== wip/delta ==
// TCAM_TOP
module TCAM_TOP (
        input                   CLK
       ,input                   RESET
       ,input                   SEARCH
       ,input                   SETTING
       ,input   [DATA_BITS-1:0] KEY
       ,input   [IDWID-1:0]     SETTING_ID
       ,input   [MASKWID-1:0]   SETTING_MASKID
       ,input   [IDWID-1:0]     SETTING_PRIORITY
       ,output  [IDWID-1:0]     RULEID
       ,output                  SETTING_COMPLETE
       ,output                  SEARCH_COMPLETE
       ,output                  MISMATCH
       ,input                     DDR3_AVL_INIT
       ,input   [SDRAM_DATA-1:0]  DDR3_AVL_READDATA
       ,input                     DDR3_AVL_WAITREQUEST
       ,input                     DDR3_AVL_READDATAVALID
       ,output                    DDR3_AVL_READ
       ,output                    DDR3_AVL_WRITE
       ,output  [SDRAM_ADDR-1:0]  DDR3_AVL_ADDRESS
       ,output  [SDRAM_DATA-1:0]  DDR3_AVL_WRITEDATA
       ,output                    DDR3_AVL_BURSTCOUNT
       ,output                    DDR3_AVL_INITCOMPLETE
	);
For scale: ~3200 flip-flops, ~740 I/O pins.
make LEC_CHECK=0 ABC_AREA=1 CAP_MARGIN=20 CORE_MARGIN=2 CORE_UTILIZATION=56 GPL_ROUTABILITY_DRIVEN=1 MAX_ROUTING_LAYER=met4 SLEW_MARGIN=20 finish   # period 2.27 ns
run.sh (not shown) runs the stock make flow with config.mk's settings and CLKGATE_MAP_FILE=.
> inputs changed (wip/delta -> wip/pepper)
- ABC_AREA: 1 -> unset
- PLACE_DENSITY_LB_ADDON: unset -> 0.05
- SETUP_SLACK_MARGIN: unset -> 1.08
- CORE_UTILIZATION: 56 -> 51
- the clock period (ns, I/O delays scaled along): 2.27 -> 3.75
[summary]
Summary of wip/pepper over wip/delta: first-pass detailed-route iteration total moved down; total non-filler cell area in the finished layout moved down; clock buffer count moved up; number of setup buffers added after CTS moved up; power share of the combinational group moved down. Of wip/pepper and wip/delta, the higher number of diodes added for antenna fixing belongs to wip/pepper. wip/pepper ended with less internal power consumption than wip/delta. When wip/pepper is measured against wip/delta, its highest cell delay on the worst timing path turns out 0.05 ns higher. Combinational power: wip/pepper vs wip/delta down about 45%. wip/pepper: slew at the pin closest to its max-slew limit higher than wip/delta.
## Diff of input files: wip/nickel against wip/pepper
- ABC_AREA: unset -> 1
- CTS_CLUSTER_SIZE: unset -> 57
- PLACE_DENSITY_LB_ADDON: 0.05 -> unset
- CORE_UTILIZATION: 51 -> 60
- SETUP_SLACK_MARGIN: 1.08 -> unset
- the clock period (ns, I/O delays scaled along): 3.75 -> 2.15
==> results <==
- Sort wip/pepper and wip/nickel by power per standard cell area desc -> top: wip/nickel
- wip/nickel: combinational power about 100% above wip/pepper
- From wip/nickel to wip/pepper, post-synth tally of flip-flops with integrated enable did not move at all.
The inputs of wip/lagoon differ from those of wip/nickel as listed below.
- swapping 1 for 0 in ABC_AREA
- clearing CTS_CLUSTER_SIZE, which used to be 57
- putting SETUP_SLACK_MARGIN at 0.61 where nothing was set
- swapping 60 for 70 in CORE_UTILIZATION
- swapping 2.15 for 3.12 in the clock period (ns, I/O delays scaled along)
--- outcome ---
- | count of filler cells inserted in the layout | wip/lagoon vs wip/nickel | about 36% lower |
- For the sequential power share, wip/lagoon came in 0.8 points higher than wip/nickel did.
- In the final reports, the cell area of wip/lagoon is smaller than that of wip/nickel.
- Of wip/lagoon and wip/nickel, it is wip/lagoon that has the lower first-pass GRT wire length.
- The met3 layer usage reported by global route of wip/lagoon exceeds that of wip/nickel by 1.1 points.

========
TCAM_TOP again, from the RTL that the note above started with.
export LEC_CHECK = 0
export ABC_AREA = 0
export CAP_MARGIN = 35
export CORE_MARGIN = 2
export CORE_UTILIZATION = 72
export CTS_CLUSTER_DIAMETER = 100
export CTS_CLUSTER_SIZE = 14
export GPL_ROUTABILITY_DRIVEN = 1
export MAX_ROUTING_LAYER = met5
export PLACE_DENSITY_LB_ADDON = 0.08
export SETUP_SLACK_MARGIN = 0.93
export SLEW_MARGIN = 20
create_clock -name core_clock -period 3.12 [get_ports {CLK}]
The starting point went through all stages and came out clean.
==> next run, changes <==
CAP_MARGIN = 20   (was 35)
CTS_CLUSTER_DIAMETER = 337   (was 100)
CTS_CLUSTER_SIZE = 21   (was 14)
HOLD_SLACK_MARGIN = 0.29   (was not set)
MAX_ROUTING_LAYER = met4   (was met5)
The changed run finished clean.
Power goes down by roughly a tenth.
First-iteration DRC count grows by a few percent.
Sequential power hardly moves.
Utilization fell by 0.62 points.
Die size does not change.
Hold slack gains 0.15 ns.
Sequential share of layout area goes up by 0.48 points.
Via count came out lower slightly.
Wire length is lower slightly.
==> next run, changes <==
PLACE_DENSITY_LB_ADDON = 0.05   (was 0.08)
Hold slack is better by 0.014 ns.
Non-clock buffer count falls by 33.
Count of clock-buffer cells in the layout rises by 5.
Clock skew falls by 0.010 ns.
Cell area falls by 0.33%.
Worst setup slack is worse by 0.16 ns.
==> next run, changes <==
ABC_AREA = not set   (was 0)
CTS_CLUSTER_DIAMETER = not set   (was 337)
CTS_CLUSTER_SIZE = 17   (was 21)
GPL_ROUTABILITY_DRIVEN = not set   (was 1)
HOLD_SLACK_MARGIN = not set   (was 0.29)
MAX_ROUTING_LAYER = not set   (was met4)
PLACE_DENSITY_LB_ADDON = not set   (was 0.05)
SETUP_SLACK_MARGIN = 0.91   (was 0.93)
After rerunning: Core utilization rose by 2.5 points; synthesized area stays the same; final area grows by 3.0%; routed wire length climbs by about 5%; combinational power came out lower by about 3%; global-route usage goes up by 0.47 points; cell count is higher by 0.78%; via count rises by about 1.6%.
==> next run, changes <==
SETUP_SLACK_MARGIN = 0.93   (was 0.91)
The changed run completed with no timing, DRC or antenna violations.
Maximum frequency hardly moves.
Sequential power is about the same.
Total power is about the same.
Power and IR drop assume default switching activity.
